== oak ==
Design ALU_TOP, start of the top module:
module ALU_TOP 
  #(parameter INDATA_WIDTH=16,
              Arithmatic_width=INDATA_WIDTH+INDATA_WIDTH,
              Logic_Width= INDATA_WIDTH,
              Shift_Width=INDATA_WIDTH,
              CMP_Width=3
  )
(
input wire [INDATA_WIDTH-1:0]           A,
input wire [INDATA_WIDTH-1:0]           B,
input wire [3:0]                        ALU_FUN,
input wire                              CLK,
input wire                              RST,
output wire [Arithmatic_width-1:0]      Arith_OUT,
output wire [Logic_Width-1:0]           Logic_OUT,
output wire [Shift_Width-1:0]           Shift_OUT,
output wire [CMP_Width-1:0]             CMP_OUT,
output wire                             Arith_FLAG,
output wire                             Carry_OUT,
output wire                             Logic_FLAG,
output wire                             Shift_FLAG,
output wire                             CMP_FLAG
);
Settings: LEC_CHECK=0, ABC_AREA=1, CAP_MARGIN=20, CELL_PAD_IN_SITES_GLOBAL_PLACEMENT=1, CORE_MARGIN=2, CORE_UTILIZATION=66, CTS_CLUSTER_DIAMETER=278, CTS_CLUSTER_SIZE=58, GPL_ROUTABILITY_DRIVEN=0, HOLD_SLACK_MARGIN=0.29, MIN_ROUTING_LAYER=met2, PLACE_DENSITY_LB_ADDON=0.16, SLEW_MARGIN=0, TNS_END_PERCENT=85; clock period 134.0 ns.
run.sh (not shown) runs the stock make flow with config.mk's settings and CLKGATE_MAP_FILE=.
As the logs show, oak stopped at global placement without I/O (3_1_place_gp_skip_io) after a tool error, so it never reached the end of the flow.
[inputs] pine vs oak
Settings: SETUP_SLACK_MARGIN: unset -> -2.0; TNS_END_PERCENT: 85 -> unset; CTS_CLUSTER_DIAMETER: 278 -> unset; CORE_UTILIZATION: 66 -> 49; CTS_CLUSTER_SIZE: 58 -> 16; CELL_PAD_IN_SITES_GLOBAL_PLACEMENT: 1 -> unset; PLACE_DENSITY_LB_ADDON: 0.16 -> unset; SLEW_MARGIN: 0 -> 20; HOLD_SLACK_MARGIN: 0.29 -> unset; ABC_AREA: 1 -> unset; MIN_ROUTING_LAYER: met2 -> unset; the clock period (ns, I/O delays scaled along): 134.0 -> 110.0.
--- outcome ---
pine completed every stage of the flow, and the final layout passed the timing, DRC and antenna checks.
Compared with oak, in pine initial core utilization now sits lower, number of unique standard cell types used by synthesis went up, share of synthesized cell area in and, or, nand and nor gates fell by 6.2 points.
Looking at chip area from the yosys synthesis statistics, pine sits 3.5% lower than oak does.
Compared with oak, area after synthesis in pine decreased by a few percent.
Portion of netlist area occupied by mux cells (pine over oak): increase, 4.4 points
Modified inputs, birch compared to pine
Settings: clearing SETUP_SLACK_MARGIN, which used to be -2.0; swapping 16 for 82 in CTS_CLUSTER_SIZE; swapping 49 for 40 in CORE_UTILIZATION; putting TNS_END_PERCENT at 95 where nothing was set; swapping 2 for 7 in CORE_MARGIN; putting PLACE_DENSITY_LB_ADDON at 0.15 where nothing was set; putting CORE_ASPECT_RATIO at 1.16 where nothing was set; putting CELL_PAD_IN_SITES_DETAIL_PLACEMENT at 1 where nothing was set.
==> results <==
Having completed the whole flow, birch delivered a layout that passed the timing, DRC and antenna checks.
Measured against each other, pine and birch differ in number of placed instances with taps included, the higher figure coming from birch.
Number of H-tree branching levels came out exactly the same in pine and birch.
In birch, the number of global-route vias before repair came out 16% above the value in pine.
Looking only at count of fill cells added during filler insertion, and setting everything else aside, the lower value of pine and birch goes to pine.
Changes observed in birch relative to pine: first-pass GRT wire length grew by 10%; share of cell area taken by muxes after synthesis held steady; post-route worst hold slack shrank by 0.036 ns; post-route core utilization shrank by 9.1 points.
Here is what was changed in the inputs of maple compared with birch.
Settings: clearing CORE_ASPECT_RATIO, which used to be 1.16; putting CTS_CLUSTER_DIAMETER at 333 where nothing was set; clearing GPL_ROUTABILITY_DRIVEN, which used to be 0; swapping 7 for 2 in CORE_MARGIN; clearing CELL_PAD_IN_SITES_DETAIL_PLACEMENT, which used to be 1; swapping 95 for 5 in TNS_END_PERCENT; swapping 40 for 69 in CORE_UTILIZATION; clearing CTS_CLUSTER_SIZE, which used to be 82; clearing PLACE_DENSITY_LB_ADDON, which used to be 0.15.
[summary]
maple has completed all stages; timing, DRC and antenna checks passed.
When maple is measured against birch, its met1 wire length turns out 14% lower.
NOTE first-pass GRT wire length birch->maple decreased by more than 10%
Horizontal die dimension: maple lower than birch
Transition time of the tightest slew-check pin ended up 0.13 ns higher on maple than on birch.

## run A
The RTL this note starts from:
==> flow/design.v <==
module Decoder (
input  wire [1:0] IN ,
output reg  [3:0] OUT
);
always @(*)
  begin
  OUT = 4'b0000 ;
    case (IN)
     2'b00 : OUT = 4'b0001 ;
     2'b01 : OUT = 4'b0010 ;          
     2'b10 : OUT = 4'b0100 ;     
     2'b11 : OUT = 4'b1000 ;     
   endcase
 end 
 endmodule
module ARITHMATIC_UNIT
  #(parameter IN_DATA_WIDTH= 16,
              OUT_DATA_WIDTH=16
  )
  (
  input wire      [IN_DATA_WIDTH-1:0]        A,
  input wire      [IN_DATA_WIDTH-1:0]        B,
  input wire      [1:0]                      ALU_FUN,
  input wire                                 Clk,
  input wire                                 RST,
  input wire                                 Arithmaitc_Enable,
  output reg     [OUT_DATA_WIDTH-1:0]       Arith_out,
  output reg                                Arith_Flag,
  output reg                                Carry_out
  );
   reg     [OUT_DATA_WIDTH-1:0]       Arith_out_signal;
   reg     [1:0]                      Arith_Flag_signal;
   wire                              Carry_out_signal;
always@(posedge Clk or negedge RST)
begin
  if(!RST)
    begin
      Arith_out<=0;
      Arith_Flag<=0;
      Carry_out<=0;
    end
  else 
    begin
     Arith_out<=Arith_out_signal;
     Arith_Flag<=Arith_Flag_signal;
     Carry_out<=Carry_out_signal;
    end
end
always@(*)
begin
  Arith_out_signal=16'b0;
  Arith_Flag_signal=1'b0;
  if(Arithmaitc_Enable)
    begin
      case(ALU_FUN)
        2'b00:begin
          Arith_out_signal=A+B;
            Arith_Flag_signal=1'b1;
        end
        2'b01:begin
          Arith_out_signal=A-B;
            Arith_Flag_signal=1'b1;
        end
        2'b10:begin
          Arith_out_signal=A*B;
            Arith_Flag_signal=1'b1;
        end
        2'b11:begin
          Arith_out_signal=(B==0)?32'h0000FFFF:A/B;
            Arith_Flag_signal=1'b1;
        end   
    endcase
    end
    else
      begin
        Arith_out_signal=16'b0;
        Arith_Flag_signal=1'b0;
      end
end
assign  Carry_out_signal= Arith_out_signal[IN_DATA_WIDTH];
endmodule
module LOGIC_UNIT
   #(parameter IN_DATA_WIDTH= 16,
              OUT_DATA_WIDTH=16
  )
  (
  input wire      [IN_DATA_WIDTH-1:0]        A,
  input wire      [IN_DATA_WIDTH-1:0]        B,
  input wire      [1:0]                      ALU_FUN,
  input wire                                 Clk,
  input wire                                 RST,
  input wire                                 LOGIC_Enable,
  output reg     [OUT_DATA_WIDTH-1:0]        LOGICAL_out,
  output reg                                 LOGICAL_Flag
  );
  reg [OUT_DATA_WIDTH-1:0]        LOGICAL_out_signal;
  reg                             LOGICAL_Flag_siganl;
  always@(posedge Clk or negedge RST)
  begin
    if(!RST)
      begin
      LOGICAL_out<=16'b0;
      LOGICAL_Flag<=1'b0;
      end
    else
      begin
      LOGICAL_out<=LOGICAL_out_signal;
      LOGICAL_Flag<=LOGICAL_Flag_siganl;
      end
  end
  always@(*)
  begin
    LOGICAL_Flag_siganl=1'b0;
    LOGICAL_out_signal=16'b0;
    if(LOGIC_Enable)
      begin
        case(ALU_FUN)
           2'b00 : begin
              LOGICAL_out_signal = A & B ;
              LOGICAL_Flag_siganl = 1'b1 ;              
		      end
          2'b01 : begin
              LOGICAL_out_signal = A | B ;
              LOGICAL_Flag_siganl = 1'b1 ;           
		      end
         2'b10 : begin
              LOGICAL_out_signal = ~(A & B) ;
              LOGICAL_Flag_siganl = 1'b1 ;           
		      end
         2'b11 : begin
              LOGICAL_out_signal = ~(A | B) ;
              LOGICAL_Flag_siganl = 1'b1 ;           
		      end
		    endcase
		   end
		   else
		     begin
		        LOGICAL_Flag_siganl=1'b0;
            LOGICAL_out_signal=16'b0;
		       end
		end
		endmodule
module SHIFT_UNIT  
   #(parameter IN_DATA_WIDTH= 16,
              OUT_DATA_WIDTH=16
  )
  (
  input wire      [IN_DATA_WIDTH-1:0]        A,
  input wire      [IN_DATA_WIDTH-1:0]        B,
  input wire      [1:0]                      ALU_FUN,
  input wire                                 Clk,
  input wire                                 RST,
  input wire                                 SHIFT_Enable,
  output reg     [OUT_DATA_WIDTH-1:0]        SHIFT_OUT,
  output reg                                 SHIFT_FLAG
  );
  reg [OUT_DATA_WIDTH-1:0]        SHIFT_OUT_SIGNAL;
  reg                             SHIFT_FLAG_SIGNAL;
  always@(posedge Clk or negedge RST)
  begin
    if(!RST)
      begin
        SHIFT_OUT<=16'b0;
        SHIFT_FLAG<=1'b0;
      end
    else
      begin
      SHIFT_OUT<=SHIFT_OUT_SIGNAL;
      SHIFT_FLAG<=SHIFT_FLAG_SIGNAL;
      end
  end
  always@(*)
  begin 
    SHIFT_OUT_SIGNAL = 1'b0 ;
    SHIFT_FLAG_SIGNAL = 1'b0 ;
	if(SHIFT_Enable)
      case (ALU_FUN)
      2'b00 : begin
              SHIFT_OUT_SIGNAL = A >> 1  ;
              SHIFT_FLAG_SIGNAL = 1'b1 ;              
		      end
      2'b01 : begin
              SHIFT_OUT_SIGNAL = A << 1 ;
              SHIFT_FLAG_SIGNAL = 1'b1 ;           
		      end
      2'b10 : begin
              SHIFT_OUT_SIGNAL = B >> 1 ;
              SHIFT_FLAG_SIGNAL = 1'b1 ;           
		      end
      2'b11 : begin
              SHIFT_OUT_SIGNAL = B << 1 ;
              SHIFT_FLAG_SIGNAL = 1'b1 ;           
		      end
      endcase
	else
	 begin
      SHIFT_OUT_SIGNAL = 1'b0 ;
      SHIFT_FLAG_SIGNAL = 1'b0 ;
     end
 end
 endmodule
module CMP_UNIT 
  #(parameter IN_DATA_WIDTH= 16,
              OUT_DATA_WIDTH=16
  )
    (
  input wire      [IN_DATA_WIDTH-1:0]        A,
  input wire      [IN_DATA_WIDTH-1:0]        B,
  input wire      [1:0]                      ALU_FUN,
  input wire                                 Clk,
  input wire                                 RST,
  input wire                                 CMP_Enable,
  output reg     [OUT_DATA_WIDTH-1:0]        CMP_out,
  output reg                                 CMP_Flag
  );
  reg [OUT_DATA_WIDTH-1:0]        CMP_out_signal;
  reg                             CMP_Flag_siganl;
  always@(posedge Clk or negedge RST)
  begin
    if(!RST)
      begin
        CMP_out<=16'b0;
        CMP_Flag<=1'b0; 
      end
    else
      begin
      CMP_out<=CMP_out_signal;
      CMP_Flag<=CMP_Flag_siganl;
      end
  end
  always@(*)
  begin
    CMP_Flag_siganl=1'b0;
    CMP_out_signal=16'b0;
    if(CMP_Enable)
      begin
        case(ALU_FUN)
           2'b00 : begin
              CMP_out_signal = 16'b0  ;
              CMP_Flag_siganl = 1'b1 ;              
		               end
           2'b01 : begin
              CMP_Flag_siganl = 1'b1 ;  
              if (A==B)
                CMP_out_signal = 16'b1;
              else
                CMP_out_signal = 16'b0;			  
		               end
          2'b10 : begin
              CMP_Flag_siganl = 1'b1 ;  
              if (A>B)
                CMP_out_signal = 16'b10;
              else
                CMP_out_signal = 16'b0;			  
		              end
          2'b11 : begin
              CMP_Flag_siganl = 1'b1 ; 
              if (A<B)
                CMP_out_signal = 16'b11;
              else
                CMP_out_signal = 16'b0;			  
		              end
		         endcase
		     end
		   else
		     begin
		        CMP_Flag_siganl=1'b0;
            CMP_out_signal=16'b0;
		       end
		end
		endmodule
module ALU_TOP 
  #(parameter INDATA_WIDTH=16,
              Arithmatic_width=INDATA_WIDTH+INDATA_WIDTH,
              Logic_Width= INDATA_WIDTH,
              Shift_Width=INDATA_WIDTH,
              CMP_Width=3
  )
(
input wire [INDATA_WIDTH-1:0]           A,
input wire [INDATA_WIDTH-1:0]           B,
input wire [3:0]                        ALU_FUN,
input wire                              CLK,
input wire                              RST,
output wire [Arithmatic_width-1:0]      Arith_OUT,
output wire [Logic_Width-1:0]           Logic_OUT,
output wire [Shift_Width-1:0]           Shift_OUT,
output wire [CMP_Width-1:0]             CMP_OUT,
output wire                             Arith_FLAG,
output wire                             Carry_OUT,
output wire                             Logic_FLAG,
output wire                             Shift_FLAG,
output wire                             CMP_FLAG
);
wire                  Arith_enable ;
wire                  Logic_enable ;
wire                  Shift_enable ;
wire                  CMP_enable ;
Decoder mapping_Decoder(
.IN(ALU_FUN[3:2]),
.OUT({Shift_enable,CMP_enable,Logic_enable,Arith_enable})
);
ARITHMATIC_UNIT #(.IN_DATA_WIDTH(INDATA_WIDTH),.OUT_DATA_WIDTH(Arithmatic_width))mapping_Arith
(
.A(A),
.B(B),
.ALU_FUN(ALU_FUN[1:0]),
.Clk(CLK),
.RST(RST),
.Arithmaitc_Enable(Arith_enable),
.Arith_out(Arith_OUT),
.Arith_Flag(Arith_FLAG),
.Carry_out(Carry_OUT)
);
LOGIC_UNIT #(.IN_DATA_WIDTH(INDATA_WIDTH),.OUT_DATA_WIDTH(Logic_Width))mapping_Logic
(
.A(A),
.B(B),
.ALU_FUN(ALU_FUN[1:0]),
.Clk(CLK),
.RST(RST),
.LOGIC_Enable(Logic_enable),
.LOGICAL_out(Logic_OUT),
.LOGICAL_Flag(Logic_FLAG)
);
SHIFT_UNIT  #(.IN_DATA_WIDTH(INDATA_WIDTH),.OUT_DATA_WIDTH(Shift_Width))mapping_Shift
(
.A(A),
.B(B),
.ALU_FUN(ALU_FUN[1:0]),
.Clk(CLK),
.RST(RST),
.SHIFT_Enable(Shift_enable),
.SHIFT_OUT(Shift_OUT),
.SHIFT_FLAG(Shift_FLAG)
);
CMP_UNIT #(.IN_DATA_WIDTH(INDATA_WIDTH),.OUT_DATA_WIDTH(CMP_Width))mapping_Cmp
(
.A(A),
.B(B),
.ALU_FUN(ALU_FUN[1:0]),
.Clk(CLK),
.RST(RST),
.CMP_Enable(CMP_enable),
.CMP_out(CMP_OUT),
.CMP_Flag(CMP_FLAG)
);
endmodule
==> flow/config.mk <==
export PLATFORM = sky130hd
export DESIGN_NAME = ALU_TOP
export DESIGN_NICKNAME = ALU_TOP
export VERILOG_FILES = /design/flow/design.v
export SDC_FILE = /design/flow/constraint.sdc
export NUM_CORES = 4
export LEC_CHECK = 0
export CAP_MARGIN = 0
export CORE_MARGIN = 2
export CORE_UTILIZATION = 69
export CTS_CLUSTER_DIAMETER = 340
export MAX_ROUTING_LAYER = met4
export SLEW_MARGIN = 20
==> flow/constraint.sdc <==
create_clock -name core_clock -period 99.9 [get_ports {CLK}]
set_input_delay 19.9800 -clock core_clock [delete_from_list [all_inputs] [get_ports {CLK}]]
set_output_delay 19.9800 -clock core_clock [all_outputs]
set_load 0.01 [all_outputs]
The final report for run A shows a completed flow and a layout that fails verification, specifically negative setup slack.
> inputs changed (run A -> run B)
# run A
export LEC_CHECK = 0
export CAP_MARGIN = 0
export CORE_MARGIN = 2
export CORE_UTILIZATION = 69
export CTS_CLUSTER_DIAMETER = 340
export MAX_ROUTING_LAYER = met4
export SLEW_MARGIN = 20
create_clock -name core_clock -period 99.9 [get_ports {CLK}]
# run B
export LEC_CHECK = 0
export CAP_MARGIN = 20
export CORE_MARGIN = 2
export CORE_UTILIZATION = 40
export SLEW_MARGIN = 20
create_clock -name core_clock -period 110.0 [get_ports {CLK}]
Findings:
Status run A: flow complete, layout not clean - negative setup slack
No stage failed in run B, and the final checks on the layout all came back clean.
Total buffers and inverters traversed by the critical path, run B vs run A: down by more than 10%
Run B: worst slew margin relative to its limit 9.5 points above run A
Summary of run B over run A: post-place instance area shows a reduction of 2.7%; required time of the critical path shows an increase of 10,080 ps; hold slack picked up an extra 1950 ps; aggregate negative setup slack now larger; design area fell about 3.7%.
Summary of the comparison: met2 usage in global routing is lower in run B, relative to run A.
Run B vs run A on area of the placeable core: run B is the higher one.
Compared with run A, run B improves routed wire length.
For run C, these inputs were changed with respect to run B:
# run B
export LEC_CHECK = 0
export CAP_MARGIN = 20
export CORE_MARGIN = 2
export CORE_UTILIZATION = 40
export SLEW_MARGIN = 20
create_clock -name core_clock -period 110.0 [get_ports {CLK}]
# run C
export LEC_CHECK = 0
export CAP_MARGIN = 20
export CORE_MARGIN = 2
export CORE_UTILIZATION = 68
export CTS_CLUSTER_DIAMETER = 323
export SLEW_MARGIN = 20
export TNS_END_PERCENT = 40
create_clock -name core_clock -period 110.0 [get_ports {CLK}]
==> comparison <==
Re critical path arrival: run B was lower than run C. Taking run B as 1.0, run C lands at 0.59 on core area. Per the comparison of run C with run B, fmax fell by about 0.9%, area enclosed by the die boundary dropped 41%.
